==> flow/design.v (excerpt) <==
module pipeline(
input clk,
input rst_n,
input signed [8:0] x_in,
input signed [8:0] y_in,
input signed [31:0] phase_in,
input in_valid,
output signed [8:0] x_out,
output signed [8:0] y_out,
output signed [31:0] phase_out,
output out_valid
);
    wire signed [8:0] x_stage [0:31];
    wire signed [8:0] y_stage [0:31];
    wire signed [31:0] phase_stage [0:31];
    assign x_stage[0] = x_in;
    assign y_stage[0] = y_in;
    assign phase_stage[0] = phase_in;
genvar i;
generate
        for (i = 0; i < 31; i = i + 1) begin : cordic_stages
            cordic_phase_shifter #(
                .DEPTH(i),
                .LOG2_PHASE_SCALE(0)
            ) stage_inst (
                .clk(clk),
                .rst_n(rst_n),
                .x_in(x_stage[i]),
                .y_in(y_stage[i]),
                .p(phase_stage[i]),
                .x_out(x_stage[i+1]),
                .y_out(y_stage[i+1]),
                .phase_final(phase_stage[i+1])
            );
        end
endgenerate
    reg [30:0] valid_stage;
  ...
For scale: roughly 12000 cells after synthesis, roughly 1600 flip-flops, about 100 I/O pins.
make LEC_CHECK=0 CAP_MARGIN=5 CORE_MARGIN=2 CORE_UTILIZATION=72 CTS_CLUSTER_DIAMETER=70 CTS_CLUSTER_SIZE=33 SETUP_SLACK_MARGIN=-0.27 SLEW_MARGIN=40 finish   # period 2.83 ns
run.sh (not shown) runs the stock make flow with config.mk's settings and CLKGATE_MAP_FILE=.
The first run finished but failed the layout checks on setup timing.
Edit:
--- a/flow/config.mk
+++ b/flow/config.mk
@@ -8,0 +9 @@
+export CORE_ASPECT_RATIO = 0.98
@@ -11,3 +12,4 @@
-export CTS_CLUSTER_DIAMETER = 70
-export CTS_CLUSTER_SIZE = 33
-export SETUP_SLACK_MARGIN = -0.27
+export CTS_CLUSTER_DIAMETER = 106
+export CTS_CLUSTER_SIZE = 28
+export GPL_ROUTABILITY_DRIVEN = 0
+export SETUP_SLACK_MARGIN = -0.28
@@ -14,0 +17 @@
+export TNS_END_PERCENT = 10
==> flow/constraint.sdc (replaced) <==
create_clock -name core_clock -period 2.81 [get_ports {clk}]
set_input_delay 0.5620 -clock core_clock [delete_from_list [all_inputs] [get_ports {clk}]]
set_output_delay 0.5620 -clock core_clock [all_outputs]
set_load 0.01 [all_outputs]
The changed run finished with setup timing left.
Synthesized area is unchanged.
Clock skew came out lower by 0.0042 ns.
Cell area came out lower by a few percent.
Setup slack improved by 0.079 ns.
Edit:
==> flow/config.mk (replaced) <==
export PLATFORM = sky130hd
export DESIGN_NAME = pipeline
export DESIGN_NICKNAME = pipeline
export VERILOG_FILES = /design/flow/design.v
export SDC_FILE = /design/flow/constraint.sdc
export NUM_CORES = 4
export LEC_CHECK = 0
export CAP_MARGIN = 20
export CORE_MARGIN = 2
export CORE_UTILIZATION = 59
export SETUP_SLACK_MARGIN = 1.9
export SLEW_MARGIN = 20
==> flow/constraint.sdc (replaced) <==
create_clock -name core_clock -period 8.01 [get_ports {clk}]
set_input_delay 1.6020 -clock core_clock [delete_from_list [all_inputs] [get_ports {clk}]]
set_output_delay 1.6020 -clock core_clock [all_outputs]
set_load 0.01 [all_outputs]
Effect: With this change the flow produced a clean layout. Final cell count decreases by a few percent. Utilization decreases by 22 points. Non-clock buffer count decreases by 1793. Routed wire length decreases by roughly a tenth. Synthesized cell count is unchanged. Setup slack is better by 3.6 ns. Via count decreases by roughly a tenth. Critical path depth stays the same.
Edit:
--- a/flow/config.mk
+++ b/flow/config.mk
@@ -8 +8 @@
-export CAP_MARGIN = 20
+export CAP_MARGIN = 10
@@ -10,2 +10,4 @@
-export CORE_UTILIZATION = 59
-export SETUP_SLACK_MARGIN = 1.9
+export CORE_UTILIZATION = 72
+export CTS_CLUSTER_SIZE = 15
+export HOLD_SLACK_MARGIN = 0.29
+export SETUP_SLACK_MARGIN = 0.47
==> flow/constraint.sdc (replaced) <==
create_clock -name core_clock -period 3.28 [get_ports {clk}]
set_input_delay 0.6560 -clock core_clock [delete_from_list [all_inputs] [get_ports {clk}]]
set_output_delay 0.6560 -clock core_clock [all_outputs]
set_load 0.01 [all_outputs]
The new run finished with setup timing left.
Sequential cell count stays the same.
Count of clock-buffer cells in the layout drops by 29.

---

The RTL this note starts from:
==> flow/design.v <==
module cordic_phase_shifter #(parameter DEPTH = 1, LOG2_PHASE_SCALE = 1)(
input clk,
input rst_n,
input signed [8:0] x_in,
input signed [8:0] y_in,
input signed [31:0] p,
output reg signed [8:0] x_out,
output reg signed [8:0] y_out,
output reg signed [31:0] phase_final
);
wire signed [31:0] atan_table [0:30];
   assign atan_table[0]  = 32'b00100000000000000000000000000000; 
   assign atan_table[1]  = 32'b00010010111001000000010100011101; 
   assign atan_table[2]  = 32'b00001001111110110011100001011011; 
   assign atan_table[3]  = 32'b00000101000100010001000111010100; 
   assign atan_table[4]  = 32'b00000010100010110000110101000011;
   assign atan_table[5]  = 32'b00000001010001011101011111100001;
   assign atan_table[6]  = 32'b00000000101000101111011000011110;
   assign atan_table[7]  = 32'b00000000010100010111110001010101;
   assign atan_table[8]  = 32'b00000000001010001011111001010011;
   assign atan_table[9]  = 32'b00000000000101000101111100101110;
   assign atan_table[10] = 32'b00000000000010100010111110011000;
   assign atan_table[11] = 32'b00000000000001010001011111001100;
   assign atan_table[12] = 32'b00000000000000101000101111100110;
   assign atan_table[13] = 32'b00000000000000010100010111110011;
   assign atan_table[14] = 32'b00000000000000001010001011111001;
   assign atan_table[15] = 32'b00000000000000000101000101111101;
   assign atan_table[16] = 32'b00000000000000000010100010111110;
   assign atan_table[17] = 32'b00000000000000000001010001011111;
   assign atan_table[18] = 32'b00000000000000000000101000101111;
   assign atan_table[19] = 32'b00000000000000000000010100011000;
   assign atan_table[20] = 32'b00000000000000000000001010001100;
   assign atan_table[21] = 32'b00000000000000000000000101000110;
   assign atan_table[22] = 32'b00000000000000000000000010100011;
   assign atan_table[23] = 32'b00000000000000000000000001010001;
   assign atan_table[24] = 32'b00000000000000000000000000101000;
   assign atan_table[25] = 32'b00000000000000000000000000010100;
   assign atan_table[26] = 32'b00000000000000000000000000001010;
   assign atan_table[27] = 32'b00000000000000000000000000000101;
   assign atan_table[28] = 32'b00000000000000000000000000000010;
   assign atan_table[29] = 32'b00000000000000000000000000000001;
   assign atan_table[30] = 32'b00000000000000000000000000000000;
reg signed [8:0] next_x_out, next_y_out;
reg signed [31:0] next_phase_final;
wire signed [31:0] atan_val;
always @(posedge clk) begin
    if (!rst_n) begin
        x_out <= x_in;
        y_out <= y_in;
        phase_final <= p;
    end 
    else begin
        x_out <= next_x_out;
        y_out <= next_y_out;
        phase_final <= next_phase_final;
    end
end
localparam [8:0] DEPTH_CASTED = DEPTH[8:0];
assign atan_val = atan_table[DEPTH_CASTED] >>> LOG2_PHASE_SCALE;
always @* begin
    next_x_out = x_in + (y_in >>> DEPTH_CASTED);
    next_y_out = y_in - (x_in >>> DEPTH_CASTED);
    next_phase_final = p + atan_val;
    if (p[31] == 1'b0) begin
        next_x_out = x_in - (y_in >>> DEPTH_CASTED);
        next_y_out = y_in + (x_in >>> DEPTH_CASTED);
        next_phase_final = p - atan_val;
    end
end
endmodule
module pipeline(
input clk,
input rst_n,
input signed [8:0] x_in,
input signed [8:0] y_in,
input signed [31:0] phase_in,
input in_valid,
output signed [8:0] x_out,
output signed [8:0] y_out,
output signed [31:0] phase_out,
output out_valid
);
    wire signed [8:0] x_stage [0:31];
    wire signed [8:0] y_stage [0:31];
    wire signed [31:0] phase_stage [0:31];
    assign x_stage[0] = x_in;
    assign y_stage[0] = y_in;
    assign phase_stage[0] = phase_in;
genvar i;
generate
        for (i = 0; i < 31; i = i + 1) begin : cordic_stages
            cordic_phase_shifter #(
                .DEPTH(i),
                .LOG2_PHASE_SCALE(0)
            ) stage_inst (
                .clk(clk),
                .rst_n(rst_n),
                .x_in(x_stage[i]),
                .y_in(y_stage[i]),
                .p(phase_stage[i]),
                .x_out(x_stage[i+1]),
                .y_out(y_stage[i+1]),
                .phase_final(phase_stage[i+1])
            );
        end
endgenerate
    reg [30:0] valid_stage;
    always @(posedge clk) begin
        if (!rst_n)
            valid_stage <= 31'd0;
        else
            valid_stage <= {valid_stage[29:0], in_valid};
    end
    assign out_valid = valid_stage[30];
    assign x_out = x_stage[31];
    assign y_out = y_stage[31];
    assign phase_out = phase_stage[31];
endmodule
==> flow/config.mk <==
export PLATFORM = sky130hd
export DESIGN_NAME = pipeline
export DESIGN_NICKNAME = pipeline
export VERILOG_FILES = /design/flow/design.v
export SDC_FILE = /design/flow/constraint.sdc
export NUM_CORES = 4
export LEC_CHECK = 0
export CAP_MARGIN = 20
export CORE_MARGIN = 2
export CORE_UTILIZATION = 66
export CTS_CLUSTER_DIAMETER = 27
export SETUP_SLACK_MARGIN = 1.55
export SLEW_MARGIN = 20
==> flow/constraint.sdc <==
create_clock -name core_clock -period 8.01 [get_ports {clk}]
set_input_delay 1.6020 -clock core_clock [delete_from_list [all_inputs] [get_ports {clk}]]
set_output_delay 1.6020 -clock core_clock [all_outputs]
set_load 0.01 [all_outputs]
==> next run, changes <==
==> flow/config.mk (replaced) <==
export PLATFORM = sky130hd
export DESIGN_NAME = pipeline
export DESIGN_NICKNAME = pipeline
export VERILOG_FILES = /design/flow/design.v
export SDC_FILE = /design/flow/constraint.sdc
export NUM_CORES = 4
export LEC_CHECK = 0
export CAP_MARGIN = 15
export CORE_MARGIN = 2
export CORE_UTILIZATION = 72
export CTS_CLUSTER_DIAMETER = 356
export SETUP_SLACK_MARGIN = 0.72
export SLEW_MARGIN = 30
==> flow/constraint.sdc (replaced) <==
create_clock -name core_clock -period 2.94 [get_ports {clk}]
set_input_delay 0.5880 -clock core_clock [delete_from_list [all_inputs] [get_ports {clk}]]
set_output_delay 0.5880 -clock core_clock [all_outputs]
set_load 0.01 [all_outputs]
What happened: Now the flow aborted during global routing (5_1_grt) on GRT-0232; synthesized area is unchanged; die size falls by a little under a tenth; synthesized cell count is unchanged.
==> next run, changes <==
==> flow/config.mk (replaced) <==
export PLATFORM = sky130hd
export DESIGN_NAME = pipeline
export DESIGN_NICKNAME = pipeline
export VERILOG_FILES = /design/flow/design.v
export SDC_FILE = /design/flow/constraint.sdc
export NUM_CORES = 4
export LEC_CHECK = 0
export CAP_MARGIN = 20
export CORE_MARGIN = 2
export CORE_UTILIZATION = 72
export SETUP_SLACK_MARGIN = 0.47
export SLEW_MARGIN = 20
==> flow/constraint.sdc (replaced) <==
create_clock -name core_clock -period 4.08 [get_ports {clk}]
set_input_delay 0.8160 -clock core_clock [delete_from_list [all_inputs] [get_ports {clk}]]
set_output_delay 0.8160 -clock core_clock [all_outputs]
set_load 0.01 [all_outputs]
- The new run finished with timing, DRC and antenna clean
- die area does not change
- synthesized cell count does not change
- synthesized area does not change
==> next run, changes <==
==> flow/config.mk (replaced) <==
export PLATFORM = sky130hd
export DESIGN_NAME = pipeline
export DESIGN_NICKNAME = pipeline
export VERILOG_FILES = /design/flow/design.v
export SDC_FILE = /design/flow/constraint.sdc
export NUM_CORES = 4
export LEC_CHECK = 0
export CAP_MARGIN = 40
export CORE_ASPECT_RATIO = 0.98
export CORE_MARGIN = 7
export CORE_UTILIZATION = 51
export CTS_CLUSTER_SIZE = 28
export GPL_ROUTABILITY_DRIVEN = 0
export PLACE_DENSITY_LB_ADDON = 0.1
export SETUP_SLACK_MARGIN = 0.48
export SLEW_MARGIN = 20
==> flow/constraint.sdc (replaced) <==
create_clock -name core_clock -period 3.14 [get_ports {clk}]
set_input_delay 0.6280 -clock core_clock [delete_from_list [all_inputs] [get_ports {clk}]]
set_output_delay 0.6280 -clock core_clock [all_outputs]
set_load 0.01 [all_outputs]
This time the run reached the layout checks and failed them: setup timing.
Flip-flop count does not change.
Worst setup slack got worse by 0.67 ns.
Final area is higher by roughly a tenth.
Fmax goes up by a little under a tenth.
Wire length increases by a few percent.
